Setup of the previous run:
==> flow/design.v (excerpt) <==
module test_wrapper #(
	parameter SYS_VERSION = 41,
	parameter WIDTH = 16,
	parameter NUM_SUB_MON = 3
)(
	input clk,
	input reset,
	input       [5:0] slave_address,
	input             slave_read,
	input             slave_write,
	input      [31:0] slave_writedata,
	output reg [31:0] slave_readdata,
	output [WIDTH-1:0] dut_a,
	output [WIDTH-1:0] dut_b,
	input  [WIDTH-1:0] dut_out
);
	reg  [31:0] d_hpc_ctrl;
	wire [31:0] o_hpc_datctr;
	wire [31:0] o_hpc_errctr;
	wire [31:0] o_hpc_sysver;
	wire [31:0] o_hpc_dutdelay;
	reg  [31:0] i_hpc_fselect;
	reg  [31:0] i_hpc_fmanual_a;
	reg  [31:0] i_hpc_fmanual_b;
	reg  [31:0] i_hpc_fbitset_a;
	reg  [31:0] i_hpc_fbitset_b;
	reg  [31:0] i_hpc_fbitclr_a;
	reg  [31:0] i_hpc_fbitclr_b;
	reg  [31:0] o_hpc_maxacc;
	reg  [31:0] o_hpc_minacc;
	localparam D_CTRL_ADDR     = 6'h00;
	localparam O_SYSVER_ADDR   = 6'h04;
	localparam I_FSELECT_ADDR    = 6'h10;
	localparam I_FMANUAL_A_ADDR  = 6'h14;
	localparam I_FMANUAL_B_ADDR  = 6'h18;
	localparam I_FBITSET_A_ADDR  = 6'h1C;
	localparam I_FBITSET_B_ADDR  = 6'h20;
	localparam I_FBITCLR_A_ADDR  = 6'h24;
	localparam I_FBITCLR_B_ADDR  = 6'h28;
	localparam O_DUTDELAY_ADDR   = 6'h2C;
	localparam O_DATCTR_ADDR   = 6'h30;
	localparam O_ERRCTR_ADDR   = 6'h34;
	localparam O_MAXACC_ADDR   = 6'h38;
	localparam O_MINACC_ADDR   = 6'h3C;
	wire writing = ~slave_read && slave_write;
	wire reading = slave_read && ~slave_write;
	always @(posedge clk) begin
		case (slave_address)
			D_CTRL_ADDR:
				if (writing)
					d_hpc_ctrl <= slave_writedata;
				else if (reading)
  ...
make LEC_CHECK=0 CAP_MARGIN=20 CELL_PAD_IN_SITES_GLOBAL_PLACEMENT=0 CORE_ASPECT_RATIO=0.68 CORE_MARGIN=5 CORE_UTILIZATION=40 CTS_CLUSTER_SIZE=71 GPL_ROUTABILITY_DRIVEN=0 GPL_TIMING_DRIVEN=0 HOLD_SLACK_MARGIN=0.28 MAX_ROUTING_LAYER=met4 MIN_ROUTING_LAYER=met2 PLACE_DENSITY_LB_ADDON=0.1 SETUP_SLACK_MARGIN=1.0 SLEW_MARGIN=0 TNS_END_PERCENT=5 finish   # period 3.91 ns
run.sh (not shown) runs the stock make flow with config.mk's settings and CLKGATE_MAP_FILE=.
Input-level comparison between the current run and the previous run:
==> flow/config.mk <==
export PLATFORM = sky130hd
export DESIGN_NAME = test_wrapper
export DESIGN_NICKNAME = test_wrapper
export VERILOG_FILES = /design/flow/design.v
export SDC_FILE = /design/flow/constraint.sdc
export NUM_CORES = 4
export LEC_CHECK = 0
export CAP_MARGIN = 20
export CORE_MARGIN = 2
export CORE_UTILIZATION = 72
export CTS_CLUSTER_SIZE = 50
export PLACE_DENSITY = 0.76
export SLEW_MARGIN = 20
==> flow/constraint.sdc <==
create_clock -name core_clock -period 2.94 [get_ports {clk}]
set_input_delay 0.5880 -clock core_clock [delete_from_list [all_inputs] [get_ports {clk}]]
set_output_delay 0.5880 -clock core_clock [all_outputs]
set_load 0.01 [all_outputs]
Findings:
Looking at the reports, the current run completed the entire flow and the layout it produced met the timing, design-rule and antenna checks. The current run vs the previous run: clock power share down in the current run. The current run ends up with a met2 routing resource usage after global routing that is 26 points higher than in the previous run. Compared with the previous run, the current run shows design area that has gone down by a few percent. In the metrics for the previous run and the current run, the one carrying the higher via count is the previous run. Compare the previous run and the current run | sequential share of layout area lower: the previous run. Cmp the current run vs the previous run: total power after layout higher in the current run. Looking at clock tree skew after final layout, the current run sits 0.017 ns below the previous run. Higher wire length of the first global-routing pass among the previous run and the current run: the previous run. Looking at switching part of the total across the previous run and the current run, the one that comes out higher is the previous run.

* * *

## run A
Starting RTL as in the previous note.
export LEC_CHECK = 0
export ABC_AREA = 1
export CAP_MARGIN = 10
export CELL_PAD_IN_SITES_DETAIL_PLACEMENT = 1
export CELL_PAD_IN_SITES_GLOBAL_PLACEMENT = 2
export CORE_ASPECT_RATIO = 1.83
export CORE_MARGIN = 2
export CORE_UTILIZATION = 69
export CTS_CLUSTER_SIZE = 64
export MAX_ROUTING_LAYER = met5
export MIN_ROUTING_LAYER = met2
export PLACE_DENSITY_LB_ADDON = 0.23
export SETUP_SLACK_MARGIN = 0.02
export SLEW_MARGIN = 20
create_clock -name core_clock -period 2.34 [get_ports {clk}]
Flow for run A halted at 3_1_place_gp_skip_io, error code FLW-0024.
Input changes introduced in run B (baseline for comparison: run A):
Settings: changing CAP_MARGIN from 10 to 30; changing CTS_CLUSTER_SIZE from 64 to 24; changing CORE_UTILIZATION from 69 to 70; removing CELL_PAD_IN_SITES_DETAIL_PLACEMENT (formerly 1); removing SETUP_SLACK_MARGIN (formerly 0.02); removing CORE_ASPECT_RATIO (formerly 1.83); removing PLACE_DENSITY_LB_ADDON (formerly 0.23); removing CELL_PAD_IN_SITES_GLOBAL_PLACEMENT (formerly 2); removing MAX_ROUTING_LAYER (formerly met5); removing MIN_ROUTING_LAYER (formerly met2); removing ABC_AREA (formerly 1); changing the clock period (ns, I/O delays scaled along) from 2.34 to 1.95.
==> results <==
- No crash in run B: every stage finished, but the layout fails its final checks due to setup timing.
- In the reports for run B and run A, the larger chip area in the Yosys report belongs to run A.
- Total cells reported by yosys after synthesis: run B lower than run A
- Looking at arithmetic-cell share of the synthesized area counting full adders, half adders and majority gates, run B sits 0.16 points higher than run A does.
- Run B ended up with a lower instance tally after logic synthesis than run A did.
--- input diff run B..run C ---
Settings: putting SETUP_SLACK_MARGIN at -0.16 where nothing was set; putting ABC_AREA at 1 where nothing was set; putting HOLD_SLACK_MARGIN at 0.29 where nothing was set; swapping 1.95 for 1.62 in the clock period (ns, I/O delays scaled along).
==> comparison <==
The layout from run C, despite a flow that completed every stage, fails the layout checks, with the failing checks listed as setup timing.
Between run C and run B, it is run C whose number of antenna violations at the first check in global routing is higher, by 7.
Number of non-clock buffers in run C is about 4.5% lower than in run B
Compared to run B, run C has via count 8051 higher.
Mean routed wirelength per cell | run C above run B
Here is what was changed in the inputs of run D compared with run C.
Settings: a change of SETUP_SLACK_MARGIN from -0.16 to 0.64; a deleted ABC_AREA that had been 1; a change of CAP_MARGIN from 30 to 20; a deleted CTS_CLUSTER_SIZE that had been 24; a change of CORE_UTILIZATION from 70 to 68; a deleted HOLD_SLACK_MARGIN that had been 0.29; a change of the clock period (ns, I/O delays scaled along) from 1.62 to 2.24.
==> results <==
- In run D the implementation ran to completion but is not tape-out ready, as the final checks report setup timing.
- In the reports for run C and run D, the smaller hold slack belongs to run C.
- Relative to run C, run D improves via count.
- The internal power consumption of run D was superior to that of run C.
- [compare] base=run C new=run D: count of final setup violators shrank by 251; horizontal die dimension shrank by 1.9%; sequential cell area in the final layout grew by 0.42%; end-of-flow core utilization shrank by 1.4 points.
- The chip area of run D is lower than that of run C.
- Looking at setup slack across run C and run D, the one that comes out lower is run C.

* * *

Starting RTL as in the previous note.
==> flow/design.v (excerpt) <==
module test_wrapper #(
	parameter SYS_VERSION = 41,
	parameter WIDTH = 16,
	parameter NUM_SUB_MON = 3
)(
	input clk,
	input reset,
	input       [5:0] slave_address,
	input             slave_read,
	input             slave_write,
	input      [31:0] slave_writedata,
	output reg [31:0] slave_readdata,
	output [WIDTH-1:0] dut_a,
	output [WIDTH-1:0] dut_b,
	input  [WIDTH-1:0] dut_out
);
Settings: LEC_CHECK=0, CAP_MARGIN=10, CORE_MARGIN=2, CORE_UTILIZATION=72, CTS_CLUSTER_DIAMETER=381, CTS_CLUSTER_SIZE=32, HOLD_SLACK_MARGIN=0.29, PLACE_DENSITY=0.64, SETUP_SLACK_MARGIN=-0.16, SLEW_MARGIN=20; clock period 2.08 ns.
The starting point ran to the end with violations: setup timing.
Next try:
- CAP_MARGIN: 10 -> 20
- CTS_CLUSTER_DIAMETER: 381 -> not set
- CTS_CLUSTER_SIZE: 32 -> 31
- HOLD_SLACK_MARGIN: 0.29 -> -0.09
- SETUP_SLACK_MARGIN: -0.16 -> 0.42
- clock period: 2.08 -> 1.55 ns (I/O delays scaled with it)
Result:
- Now the flow died in clock tree synthesis with DPL-0033
- area after synthesis stays the same
- die size is unchanged
- synthesized cell count is unchanged

* * *

run 1:
Starting RTL as in the previous note.
// test_wrapper
module test_wrapper #(
	parameter SYS_VERSION = 41,
	parameter WIDTH = 16,
	parameter NUM_SUB_MON = 3
)(
	input clk,
	input reset,
	input       [5:0] slave_address,
	input             slave_read,
	input             slave_write,
	input      [31:0] slave_writedata,
	output reg [31:0] slave_readdata,
	output [WIDTH-1:0] dut_a,
	output [WIDTH-1:0] dut_b,
	input  [WIDTH-1:0] dut_out
);
Settings: LEC_CHECK=0, CAP_MARGIN=30, CELL_PAD_IN_SITES_GLOBAL_PLACEMENT=0, CORE_ASPECT_RATIO=1.0, CORE_MARGIN=2, CORE_UTILIZATION=72, CTS_CLUSTER_SIZE=22, GPL_TIMING_DRIVEN=1, PLACE_DENSITY=0.7, SETUP_SLACK_MARGIN=0.62, SLEW_MARGIN=25, TNS_END_PERCENT=5; clock period 2.48 ns.
What run 2 does differently from run 1 at the input level:
# run 1
export LEC_CHECK = 0
export CAP_MARGIN = 30
export CELL_PAD_IN_SITES_GLOBAL_PLACEMENT = 0
export CORE_ASPECT_RATIO = 1.0
export CORE_MARGIN = 2
export CORE_UTILIZATION = 72
export CTS_CLUSTER_SIZE = 22
export GPL_TIMING_DRIVEN = 1
export PLACE_DENSITY = 0.7
export SETUP_SLACK_MARGIN = 0.62
export SLEW_MARGIN = 25
export TNS_END_PERCENT = 5
create_clock -name core_clock -period 2.48 [get_ports {clk}]
# run 2
export LEC_CHECK = 0
export CAP_MARGIN = 20
export CORE_MARGIN = 2
export CORE_UTILIZATION = 64
export SLEW_MARGIN = 20
create_clock -name core_clock -period 2.12 [get_ports {clk}]
### Flow results
Layout checks on run 2: not met. Flow itself completed; violations: negative setup slack. Measured against each other, run 1 and run 2 differ in final area, the higher figure coming from run 2. Global-route usage over all layers: run 2 < run 1. Reg-to-reg setup timing slack | run 2 below run 1. Wire: run 2 routes less than run 1. Comparing worst stage delay on the critical path for run 1 and run 2, the smaller number came from run 2. Global-route wire length before repair went down by a few percent going from run 1 to run 2. Changes observed in run 2 relative to run 1: data required time at the worst endpoint moved down, fmax picked up an extra about 1%, area added between synthesis and finish now larger, setup slack of the critical path after layout shows a reduction of 0.34 ns, core utilization went down 5.7 points.
Power figures rest on the tool's default switching activity, not on a simulated workload.
